==> run a <==
==> flow/design.v <==
module USER_PRJ1 #( parameter pADDR_WIDTH   = 12,
                   parameter pDATA_WIDTH   = 32
                 )
(
  output wire                        awready,
  output wire                        arready,
  output wire                        wready,
  output wire                        rvalid,
  output wire  [(pDATA_WIDTH-1) : 0] rdata,
  input  wire                        awvalid,
  input  wire                [11: 0] awaddr,
  input  wire                        arvalid,
  input  wire                [11: 0] araddr,
  input  wire                        wvalid,
  input  wire  [(pDATA_WIDTH-1) : 0] wdata,
  input  wire                        rready,
  input  wire                        ss_tvalid,
  input  wire  [(pDATA_WIDTH-1) : 0] ss_tdata,
  input  wire                        sm_tready,
  output wire                        ss_tready,
  output wire                        sm_tvalid,
  output wire  [(pDATA_WIDTH-1) : 0] sm_tdata,
  input  wire                        axi_clk,
  input  wire                        axi_reset_n
);
wire [3:0]  tap_WE;
wire        tap_EN;
wire [11:0] tap_A;
wire [31:0] tap_Di, tap_Do;
bram11 tap_ram(
    .clk(axi_clk),
    .we(|tap_WE),
    .re(tap_EN),
    .waddr(tap_A),
    .raddr(tap_A),
    .wdi(tap_Di),
    .rdo(tap_Do)
);
wire [3:0]  data_WE;
wire        data_EN;
wire [11:0] data_A;
wire [31:0] data_Di, data_Do;
bram11 data_ram(
    .clk(axi_clk),
    .we(|data_WE),
    .re(data_EN),
    .waddr(data_A),
    .raddr(data_A),
    .wdi(data_Di),
    .rdo(data_Do)
);
fir inst_fir(
    .awready(awready),
    .wready(wready),
    .awvalid(awvalid),
    .awaddr(awaddr),
    .wvalid(wvalid),
    .wdata(wdata),
    .arready(arready),
    .rready(rready),
    .arvalid(arvalid),
    .araddr(araddr),
    .rvalid(rvalid),
    .rdata(rdata),    
    .ss_tvalid(ss_tvalid), 
    .ss_tdata(ss_tdata), 
    .ss_tlast(1'b0),
    .ss_tready(ss_tready), 
    .sm_tready(sm_tready), 
    .sm_tvalid(sm_tvalid), 
    .sm_tdata(sm_tdata), 
    .tap_WE(tap_WE),
    .tap_EN(tap_EN),
    .tap_Di(tap_Di),
    .tap_A(tap_A),
    .tap_Do(tap_Do),
    .data_WE(data_WE),
    .data_EN(data_EN),
    .data_Di(data_Di),
    .data_A(data_A),
    .data_Do(data_Do),
    .axis_clk(axi_clk),
    .axis_rst_n(axi_reset_n)
);
endmodule  
module fir 
#(  parameter pADDR_WIDTH = 12,
    parameter pDATA_WIDTH = 32,
    parameter Tape_Num    = 10  
)
(
    output  wire                     awready,  
    output  wire                      wready,   
    input   wire                     awvalid,  
    input   wire [(pADDR_WIDTH-1):0] awaddr,   
    input   wire                     wvalid,  
    input   wire [(pDATA_WIDTH-1):0] wdata,   
    output  wire                     arready,  
    input   wire                     rready,  
    input   wire                     arvalid,  
    input   wire [(pADDR_WIDTH-1):0] araddr,  
    output  reg                      rvalid,  
    output  reg  [(pDATA_WIDTH-1):0] rdata,   
    input   wire                     ss_tvalid,  
    input   wire [(pDATA_WIDTH-1):0] ss_tdata,  
    input   wire                     ss_tlast,  
    output  reg                      ss_tready,  
    input   wire                     sm_tready,  
    output  reg                      sm_tvalid,  
    output  reg  [(pDATA_WIDTH-1):0] sm_tdata,  
    output  reg                      sm_tlast,  
    output  reg  [3:0]               tap_WE,
    output  wire                     tap_EN,
    output  reg  [(pDATA_WIDTH-1):0] tap_Di,
    output  wire   [(pADDR_WIDTH-1):0] tap_A,
    input   wire [(pDATA_WIDTH-1):0] tap_Do,
    output  reg  [3:0]               data_WE,
    output  wire                     data_EN,
    output  reg  [(pDATA_WIDTH-1):0] data_Di,
    output  wire [(pADDR_WIDTH-1):0] data_A,
    input   wire [(pDATA_WIDTH-1):0] data_Do,
    input   wire                     axis_clk,
    input   wire                     axis_rst_n
);
localparam S_RESET_RAM = 0;
localparam S_COMPUTE = 1;
localparam S_READY = 2;
localparam S_DONE = 3;
localparam S_FIN = 4;
localparam S_WAIT_START = 5;
reg ap_done_w, ap_done_r;
reg ap_idle_w, ap_idle_r;
reg ap_start_w, ap_start_r;
reg rvalid_w;
reg [(pDATA_WIDTH-1):0] rdata_w;
reg read_axil_wait_w, read_axil_wait_r;
reg tap_A_read, tap_A_write;
reg [(pDATA_WIDTH-1):0] data_len_w,data_len_r;
wire [31:0] addr_map_0_data;
reg [3:0] data_A_byte;
reg [3:0] state_w, state_r;
reg [3:0] data_addr_cnt_w, data_addr_cnt_r;
reg [3:0] data_addr_base_w, data_addr_base_r;
reg [(pDATA_WIDTH-1):0] res_w,res_r;
reg last_one_w, last_one_r;
wire [31:0] mac_result;
assign addr_map_0_data = {{29{1'b0}},ap_idle_r,ap_done_r,ap_start_r};
assign tap_EN = 1'b1;
assign data_EN = 1'b1;
assign tap_A =  tap_A_write ? awaddr-64 : 
                tap_A_read ? araddr-64 : data_addr_cnt_r;
assign wready = awvalid && wvalid;
assign awready = awvalid && wvalid;
assign data_A = data_A_byte;
assign arready = 1;
assign mac_result = $signed(res_r) + $signed($signed(data_Do) * $signed(tap_Do));
always @(*) begin
    state_w = state_r;
    case (state_r)
        S_RESET_RAM:begin
            if(data_addr_cnt_r == Tape_Num)begin
                state_w = S_WAIT_START;
            end
        end
        S_WAIT_START:begin
            if(ap_start_r)begin
                state_w = S_READY;
            end
        end
        S_READY:begin
            if(ss_tvalid)begin
                state_w = S_COMPUTE;
            end
        end
        S_COMPUTE:begin
            if(data_addr_cnt_r == Tape_Num+1)begin
                state_w = S_DONE;
            end
        end
        S_DONE:begin
            if(sm_tready)begin
                if(last_one_r) 
                    state_w = S_FIN;
                else
                    state_w = S_READY;
            end
        end
    endcase
end
always @(*) begin
    data_addr_cnt_w = data_addr_cnt_r;
    data_WE = 4'b0000;
    data_Di = 0;
    data_A_byte = 0;
    ap_done_w = ap_done_r;
    ap_idle_w = ap_idle_r;
    data_addr_base_w = data_addr_base_r;
    last_one_w = last_one_r;
    ss_tready = 0;
    sm_tvalid = 0;
    sm_tdata = 0;
    res_w = res_r;
    case (state_r)
        S_RESET_RAM:begin
            data_WE = 4'b1111;
            data_Di = 0;
            data_A_byte = data_addr_cnt_r;
            if (data_addr_cnt_r == Tape_Num)begin
                data_addr_cnt_w = data_addr_cnt_r;
                ap_idle_w = 0;
            end
            else begin
                data_addr_cnt_w = data_addr_cnt_r + 1;
            end
        end
        S_WAIT_START:begin
            data_addr_cnt_w = 0;
        end
        S_READY:begin
            ss_tready = 1;
            res_w = 0;
            if(ss_tvalid)begin
                data_Di = ss_tdata;
                data_WE = 4'b1111;
                data_A_byte = data_addr_base_r;
            end
        end
        S_COMPUTE:begin
            res_w = (data_addr_cnt_r == 0) ? res_r : mac_result;
            data_A_byte = (data_addr_base_r + data_addr_cnt_r > Tape_Num) ? 
                        data_addr_base_r + data_addr_cnt_r - Tape_Num - 1 : 
                        data_addr_base_r + data_addr_cnt_r;
            if(data_addr_cnt_r == Tape_Num+1)begin
                data_addr_cnt_w = 0;
                if(data_addr_base_r == 0)begin
                    data_addr_base_w = Tape_Num;
                end
                else begin
                    data_addr_base_w = data_addr_base_r - 1;
                end
                if(ss_tlast)begin
                    ap_done_w = 1;
                    ap_idle_w = 1;
                end
            end
            else begin
                data_addr_cnt_w = data_addr_cnt_r + 1;
            end
        end
        S_DONE:begin
            sm_tvalid = 1;
            sm_tdata = res_r;
            if(sm_tready)begin
                res_w = 0;
                last_one_w = ss_tlast;
            end
        end
        S_FIN:begin
        end
    endcase
end
always @(*) begin
    tap_A_write = 0;
    tap_Di = 0;
    tap_WE = 0;
    ap_start_w = 0;
    data_len_w = data_len_r;
    if(awvalid && wvalid)begin
        if(awaddr >= 64)begin
            tap_A_write = 1;
            tap_Di = wdata;
            tap_WE = 4'b1111;
        end
        else begin
            if (awaddr == 0)begin
                ap_start_w = 1;
            end
            else begin  
                data_len_w = wdata;
            end
        end
    end
end
always @(*) begin
    rvalid_w = 0;
    rdata_w = 0;
    read_axil_wait_w = 0;
    tap_A_read = 0;
    if(arvalid)begin
        if(araddr == 0)begin
            rdata_w = addr_map_0_data;
            rvalid_w = 1;
        end
        else begin
            if(read_axil_wait_r == 0) begin
                read_axil_wait_w = 1;
                tap_A_read = 1;
            end
            else begin
                rdata_w = tap_Do;
                rvalid_w = 1;
            end
        end
    end
end
always @(posedge axis_clk or negedge axis_rst_n) begin
    if(!axis_rst_n) begin
        ap_done_r <= 1'b0;
        ap_idle_r <= 1'b1;  
        ap_start_r <= 1'b0;
        rdata <= 0;
        rvalid <= 0;
        read_axil_wait_r <= 0;
        data_len_r <= 0;
        data_addr_cnt_r <= 0;
        state_r <= S_RESET_RAM;
        data_addr_base_r <= Tape_Num;
        res_r <= 0;
        last_one_r <= 0;
    end 
    else begin
        ap_done_r <= ap_done_w;
        ap_idle_r <= ap_idle_w;
        ap_start_r <= ap_start_w;
        rdata <= rdata_w;
        rvalid <= rvalid_w;
        read_axil_wait_r <= read_axil_wait_w;
        data_len_r <= data_len_w;
        data_addr_cnt_r <= data_addr_cnt_w;
        state_r <= state_w;
        data_addr_base_r <= data_addr_base_w;
        res_r <= res_w;
        last_one_r <= last_one_w;
    end
end
endmodule
module bram11 (clk, we, re, waddr, raddr, wdi, rdo);
    parameter ADDR_WIDTH = 12;
    parameter SIZE = 11;
    parameter BIT_WIDTH = 32;
    input                          clk;
    input                          we, re;
    input [ADDR_WIDTH-1:0]         waddr, raddr;
    input [BIT_WIDTH-1:0]          wdi;
    output reg [BIT_WIDTH-1:0]     rdo;
    reg [BIT_WIDTH-1:0] RAM [SIZE-1:0];
    wire [BIT_WIDTH-1:0] ram0 = RAM[0];
    wire [BIT_WIDTH-1:0] ram1 = RAM[1];
    wire [BIT_WIDTH-1:0] ram2 = RAM[2];
    wire [BIT_WIDTH-1:0] ram3 = RAM[3];
    wire [BIT_WIDTH-1:0] ram4 = RAM[4];
    wire [BIT_WIDTH-1:0] ram5 = RAM[5];
    wire [BIT_WIDTH-1:0] ram6 = RAM[6];
    wire [BIT_WIDTH-1:0] ram7 = RAM[7];
    wire [BIT_WIDTH-1:0] ram8 = RAM[8];
    wire [BIT_WIDTH-1:0] ram9 = RAM[9];
    wire [BIT_WIDTH-1:0] ram10 = RAM[10];
    always @(posedge clk)begin
        if(re) rdo <= RAM[raddr];
    end
    always @(posedge clk)begin
        if(we) RAM[waddr] <= wdi;
    end
endmodule
==> flow/run.sh <==
#!/bin/bash
# the make line also repeats each setting of config.mk as NAME=value (left out here)
make -C /OpenROAD-flow-scripts/flow DESIGN_CONFIG=/design/flow/config.mk WORK_HOME=/design/flow/orfs CLKGATE_MAP_FILE= finish
==> flow/config.mk <==
export PLATFORM = sky130hd
export DESIGN_NAME = USER_PRJ1
export DESIGN_NICKNAME = USER_PRJ1
export VERILOG_FILES = /design/flow/design.v
export SDC_FILE = /design/flow/constraint.sdc
export NUM_CORES = 4
export LEC_CHECK = 0
export ABC_AREA = 1
export CAP_MARGIN = 20
export CORE_MARGIN = 2
export CORE_UTILIZATION = 72
export CTS_CLUSTER_SIZE = 44
export PLACE_DENSITY_LB_ADDON = 0.2
export SLEW_MARGIN = 20
==> flow/constraint.sdc <==
create_clock -name core_clock -period 4.86 [get_ports {axi_clk}]
set_input_delay 0.9720 -clock core_clock [delete_from_list [all_inputs] [get_ports {axi_clk}]]
set_output_delay 0.9720 -clock core_clock [all_outputs]
set_load 0.01 [all_outputs]
==> run b: changes against run a <==
--- a/flow/config.mk
+++ b/flow/config.mk
@@ -8,7 +8,11 @@
 export ABC_AREA = 1
-export CAP_MARGIN = 20
+export CAP_MARGIN = 15
+export CELL_PAD_IN_SITES_GLOBAL_PLACEMENT = 2
 export CORE_MARGIN = 2
-export CORE_UTILIZATION = 72
-export CTS_CLUSTER_SIZE = 44
-export PLACE_DENSITY_LB_ADDON = 0.2
+export CORE_UTILIZATION = 47
+export CTS_CLUSTER_SIZE = 89
+export MAX_ROUTING_LAYER = met5
+export PLACE_DENSITY_LB_ADDON = 0.1
+export SETUP_SLACK_MARGIN = 1.46
 export SLEW_MARGIN = 20
+export TNS_END_PERCENT = 30
==> flow/constraint.sdc (replaced) <==
create_clock -name core_clock -period 7.02 [get_ports {axi_clk}]
set_input_delay 1.4040 -clock core_clock [delete_from_list [all_inputs] [get_ports {axi_clk}]]
set_output_delay 1.4040 -clock core_clock [all_outputs]
set_load 0.01 [all_outputs]
==> run c: changes against run a <==
==> flow/config.mk (replaced) <==
export PLATFORM = sky130hd
export DESIGN_NAME = USER_PRJ1
export DESIGN_NICKNAME = USER_PRJ1
export VERILOG_FILES = /design/flow/design.v
export SDC_FILE = /design/flow/constraint.sdc
export NUM_CORES = 4
export LEC_CHECK = 0
export CAP_MARGIN = 40
export CORE_MARGIN = 2
export CORE_UTILIZATION = 70
export CTS_CLUSTER_SIZE = 50
export SETUP_SLACK_MARGIN = 1.33
export SLEW_MARGIN = 20
==> flow/constraint.sdc (replaced) <==
create_clock -name core_clock -period 5.33 [get_ports {axi_clk}]
set_input_delay 1.0660 -clock core_clock [delete_from_list [all_inputs] [get_ports {axi_clk}]]
set_output_delay 1.0660 -clock core_clock [all_outputs]
set_load 0.01 [all_outputs]
==> run d: changes against run a <==
--- a/flow/config.mk
+++ b/flow/config.mk
@@ -7,8 +7,10 @@
 export LEC_CHECK = 0
-export ABC_AREA = 1
 export CAP_MARGIN = 20
 export CORE_MARGIN = 2
-export CORE_UTILIZATION = 72
-export CTS_CLUSTER_SIZE = 44
-export PLACE_DENSITY_LB_ADDON = 0.2
+export CORE_UTILIZATION = 65
+export CTS_CLUSTER_DIAMETER = 45
+export HOLD_SLACK_MARGIN = -0.09
+export MAX_ROUTING_LAYER = met4
+export SETUP_SLACK_MARGIN = 2.82
 export SLEW_MARGIN = 20
+export TNS_END_PERCENT = 5
==> flow/constraint.sdc (replaced) <==
create_clock -name core_clock -period 10.2 [get_ports {axi_clk}]
set_input_delay 2.0400 -clock core_clock [delete_from_list [all_inputs] [get_ports {axi_clk}]]
set_output_delay 2.0400 -clock core_clock [all_outputs]
set_load 0.01 [all_outputs]
==> qor summary <==
                                                                                            run c                           run b                           run a                           run d
Overall Global Routing Usage                                                               37.11%                          27.65%                          41.16%                          34.32%
Outcome                                                                  finished with violations         complete, no violations        finished with violations         complete, no violations
Layout check failures                                                        negative setup slack                               -            negative setup slack                               -
Cell count after synthesis                                                                   4046                            5574                            5574                            4046
Post-synth top area share                                                                  42.61%                          40.50%                          40.50%                          42.61%
Min-delay src                                                                                   -  inst_fir.ap_idle_r$_DFFE_PN1P_                               -  inst_fir.ap_idle_r$_DFFE_PN1P_
Post-CTS Setup Repair Bufs                                                                     31                              46                              18                              28
Area of the multi-input gates                                                         0.02375 mm²                     0.02334 mm²                     0.02385 mm²                     0.02261 mm²
Arrival time reported for the critical path endpoint                                      7.58 ns                         7.19 ns                         7.06 ns                         8.04 ns
Number of placement rows                                                                       97                             122                              98                             101
Global-route wire length before repair                                                  203500 µm                       231800 µm                       232400 µm                       194200 µm
Count of buffers not belonging to the clock network in the layout                             536                             410                             564                             290
Tightest Hold Check Type                                                              in -> async                      reg -> reg                     in -> async                      reg -> reg
Number of logic gates                                                                        2442                            3393                            3393                            2441
Cells in synth_stat.txt                                                                      4046                            5574                            5574                            4046
Area growth from synthesis to final layout                                                 20.03%                          17.05%                          18.73%                          13.56%
Capture point of the critical path                                 inst_fir.res_r[31]$_DFFE_PN0P_  inst_fir.res_r[30]$_DFFE_PN0P_  inst_fir.res_r[27]$_DFFE_PN0P_  inst_fir.res_r[31]$_DFFE_PN0P_
Cts bufs inserted                                                                              85                              91                              86                              94
Total die area                                                                        0.07302 mm²                      0.1137 mm²                     0.07467 mm²                     0.07855 mm²
Fin crit period                                                                          7.040 ns                        6.644 ns                        6.562 ns                        7.501 ns
Diodes inserted                                                                                 1                               2                               1                               7
Cell at the slowest stage of the critical path                              sky130_fd_sc_hd__fa_1           sky130_fd_sc_hd__fa_2           sky130_fd_sc_hd__fa_1           sky130_fd_sc_hd__fa_1
Buf+Inv Stages, Crit Path                                                                       8                               9                               8                               8
Overall die height                                                                       270.2 µm                        337.3 µm                        273.3 µm                        280.3 µm
